== the baseline ==
Design top, start of the top module:
module top (
    input  logic        clk,
    input  logic        reset,
    input  logic [31:0] instr,
    output logic [31:0] result
);
    logic is_set_height;
    logic is_set_weight;
    logic is_calc_bmi;
    logic is_calc_bmr;
    logic [31:25] gender_age;
    logic [31:20] imm;  
    logic [24:20] rs2;    
    logic [19:15] rs1;   
    logic [11:7] rd;  
    logic [31:0] height_out;
    logic [31:0] weight_out;
    logic [31:0] alu_result;
    logic [4:0]  user_index;
    instruction_decoder u_decoder(.instr(instr),
        .is_set_height(is_set_height),
        .is_set_weight(is_set_weight),
        .is_calc_bmi(is_calc_bmi),
        .is_calc_bmr(is_calc_bmr),
        .funct7(gender_age),  
        .imm(imm),  
        .rs2(rs2),    
        .rs1(rs1),   
        .rd(rd)  
        );
    logic [31:0] imm_extended;
    assign imm_extended = {{20{imm[31]}}, imm};  
    assign user_index = (is_set_height | is_set_weight) ? rd : rs1;
    memory user_memory(.clk(clk),
        .reset(reset),
        .we_height(is_set_height),
        .we_weight(is_set_weight),
        .user_index(user_index),
        .data_in(imm_extended),
        .height_out(height_out),
        .weight_out(weight_out));
    alu health_alu (
        .is_calc_bmi(is_calc_bmi),
        .is_calc_bmr(is_calc_bmr),
        .height(height_out),
        .weight(weight_out),
        .funct7(gender_age),
        .result(alu_result)
    );
    always @(posedge clk or posedge reset) begin
        if (reset)
            result <= 32'd0;
        else
            result <= alu_result;
    end
endmodule
Size in the first run: about 13000 cells after synthesis, about 800 flip-flops, roughly 66 I/O pins.
clock: 143.0 ns
lec_check: 0
cap_margin: 35
cell_pad_in_sites_detail_placement: 1
cell_pad_in_sites_global_placement: 0
core_aspect_ratio: 1.51
core_margin: 2
core_utilization: 43
cts_cluster_diameter: 399
gpl_timing_driven: 0
max_routing_layer: met4
place_density_lb_addon: 0.07
setup_slack_margin: -1.6
slew_margin: 20
run.sh (not shown) runs the stock make flow with config.mk's settings and CLKGATE_MAP_FILE=.
From the logs: the baseline reached the end of the flow and failed the layout checks with setup timing.
Edits applied to the flow inputs when going from the baseline to the candidate:
Settings: CTS_CLUSTER_SIZE newly set to 34; GPL_TIMING_DRIVEN removed (was 0); CORE_ASPECT_RATIO removed (was 1.51); CELL_PAD_IN_SITES_DETAIL_PLACEMENT removed (was 1); CTS_CLUSTER_DIAMETER changed from 399 to 330; MAX_ROUTING_LAYER changed from met4 to met5; PLACE_DENSITY_LB_ADDON removed (was 0.07); SETUP_SLACK_MARGIN removed (was -1.6); CORE_UTILIZATION changed from 43 to 68; CAP_MARGIN changed from 35 to 20; the clock period (ns, I/O delays scaled along) changed from 143.0 to 171.0.
The flow ran to completion for all of the baseline and the candidate but the candidate, which stopped partway.
What the final checks of the baseline revealed, after a flow that finished every stage, was a layout that fails on setup timing.
The log for the candidate ends in global routing with error GRT-0116, so the run never completed.
In the candidate, the placement-stage cell area came out 25000 sq um above the value in the baseline.
Reported for the baseline and the candidate, number of instances in the synthesized netlist turned out identical to the last digit.
The baseline → the candidate: starting density of the core now larger, vertical extent of the die saw a decrease, number of buffers added by the clock tree synthesis step down 62.
Die boundary width for the candidate: 9.4 um down relative to the baseline
Changes observed in the candidate relative to the baseline: total number of H-tree levels decreased 2; post-synthesis cell area essentially unchanged; number of instances in the placed design increased about 14%; die size decreased 37%; placement-stage worst setup slack increased 65.31 ns.

---

top again, from the RTL that the note above started with.
Settings: LEC_CHECK=0, CAP_MARGIN=20, CORE_MARGIN=2, CORE_UTILIZATION=40, SLEW_MARGIN=20; clock period 250.0 ns.
==> next run, changes <==
- CORE_UTILIZATION: 40 -> 68
- CTS_CLUSTER_DIAMETER: default -> 221
- HOLD_SLACK_MARGIN: default -> -0.09
- SETUP_SLACK_MARGIN: default -> 5.0
- clock period: 250.0 -> 191.0 ns (I/O delays scaled with it)
Outcome: The new run ended with an error in 5_1_grt; die area is lower by 41%; area after synthesis does not change; synthesized cell count does not change.
==> next run, changes <==
- CELL_PAD_IN_SITES_GLOBAL_PLACEMENT: default -> 0
- CORE_UTILIZATION: 68 -> 43
- CTS_CLUSTER_DIAMETER: 221 -> 399
- HOLD_SLACK_MARGIN: -0.09 -> default
- MAX_ROUTING_LAYER: default -> met5
- PLACE_DENSITY_LB_ADDON: default -> 0.07
- SETUP_SLACK_MARGIN: 5.0 -> default
- clock period: 191.0 -> 143.0 ns (I/O delays scaled with it)
Outcome: With this change the flow finished with negative setup slack left. Die size grows by about 60%. Area after synthesis does not change. Synthesized cell count stays the same.

---

== run A ==
Starting RTL as in the previous note.
clock: 250.0 ns
lec_check: 0
abc_area: 1
cap_margin: 20
cell_pad_in_sites_detail_placement: 1
core_margin: 2
core_utilization: 40
gpl_timing_driven: 0
hold_slack_margin: 0.2
setup_slack_margin: 5.0
slew_margin: 20
--- input diff run A..run B ---
diff --git a/flow/config.mk b/flow/config.mk
--- a/flow/config.mk
+++ b/flow/config.mk
@@ -8 +7,0 @@
-export ABC_AREA = 1
@@ -10 +8,0 @@
-export CELL_PAD_IN_SITES_DETAIL_PLACEMENT = 1
@@ -13,3 +10,0 @@
-export GPL_TIMING_DRIVEN = 0
-export HOLD_SLACK_MARGIN = 0.2
-export SETUP_SLACK_MARGIN = 5.0
==> flow/constraint.sdc <==
create_clock -name core_clock -period 240.0 [get_ports {clk}]
set_input_delay 48.0000 -clock core_clock [delete_from_list [all_inputs] [get_ports {clk}]]
set_output_delay 48.0000 -clock core_clock [all_outputs]
set_load 0.01 [all_outputs]
==> comparison <==
- The run showing the smaller transition at the pin with the smallest max-transition slack is run B.
- Changes observed in run B relative to run A: post-detailed-routing wire length -100,000 um; area after synthesis -11,000 um^2.
- Run B vs. run A: global-route usage went down by 4.2 points.
- Going from run A to run B, the arrival time of the worst setup path was found to have gone up by 5.98 ns.
- Summary: with run A as the reference, routability congestion estimate from global placement in run B moved down slightly.
- Summary of run B over run A: register share of the cell area rose by 1.3 points, number of signal-net inverters in the final layout down 1,461, aggregate negative setup slack about even.
The inputs of run C differ from those of run B as listed below.
diff --git a/flow/config.mk b/flow/config.mk
--- a/flow/config.mk
+++ b/flow/config.mk
@@ -7,0 +8 @@
+export ABC_AREA = 0
@@ -8,0 +10 @@
+export CELL_PAD_IN_SITES_DETAIL_PLACEMENT = 1
@@ -10,0 +13,5 @@
+export GPL_ROUTABILITY_DRIVEN = 0
+export GPL_TIMING_DRIVEN = 0
+export HOLD_SLACK_MARGIN = 0.2
+export MIN_ROUTING_LAYER = met2
+export SETUP_SLACK_MARGIN = 5.0
==> flow/constraint.sdc <==
create_clock -name core_clock -period 250.0 [get_ports {clk}]
set_input_delay 50.0000 -clock core_clock [delete_from_list [all_inputs] [get_ports {clk}]]
set_output_delay 50.0000 -clock core_clock [all_outputs]
set_load 0.01 [all_outputs]
--- outcome ---
Looking at the logs for run C and run B, the single run that did not finish was run C. Status(run C) = ERROR, stage = 5_1_grt. On total instance count after detailed placement, the lower figure sits with run B, not run C. Going from run B to run C, total clock buffers created by CTS shrinks by 4. Run B -> run C: pre-placement core utilization delta 0, exact match. Diff run B..run C | sequential fraction of the synthesis area | unchanged. Comparing run C against run B, there is no change at all in clock sink total.
### run C -> run D
==> flow/config.mk <==
export PLATFORM = sky130hd
export DESIGN_NAME = top
export DESIGN_NICKNAME = top
export VERILOG_FILES = /design/flow/design.v
export SDC_FILE = /design/flow/constraint.sdc
export NUM_CORES = 4
export LEC_CHECK = 0
export CAP_MARGIN = 20
export CORE_MARGIN = 2
export CORE_UTILIZATION = 11
export SLEW_MARGIN = 20
==> flow/constraint.sdc <==
create_clock -name core_clock -period 258.0 [get_ports {clk}]
set_input_delay 51.6000 -clock core_clock [delete_from_list [all_inputs] [get_ports {clk}]]
set_output_delay 51.6000 -clock core_clock [all_outputs]
set_load 0.01 [all_outputs]
Findings:
- Run D reached the final stage; the timing, DRC and antenna checks on its layout passed.
- On run D: height of the chip is 90% higher than what run C gave.
- Per the comparison of run D with run C, row count +175, synthesized instance count ~0 delta, worst slack at placement +32.81 ns, number of placed instances, taps included +9,213.
- In run D, the number of buffers created by CTS came out 9 below the value in run C.
- Summary: with run C as the reference, count of input and output buffers in run D moved up by more than 10%.
- Reported for run D and run C, count of library flops with an enable pin turned out identical to the last digit.
- Of run D and run C, the higher post-detailed-placement cell area belongs to run D.
- In the reports for run D and run C, the smaller post-CTS repair timing setup buffer count belongs to run D.
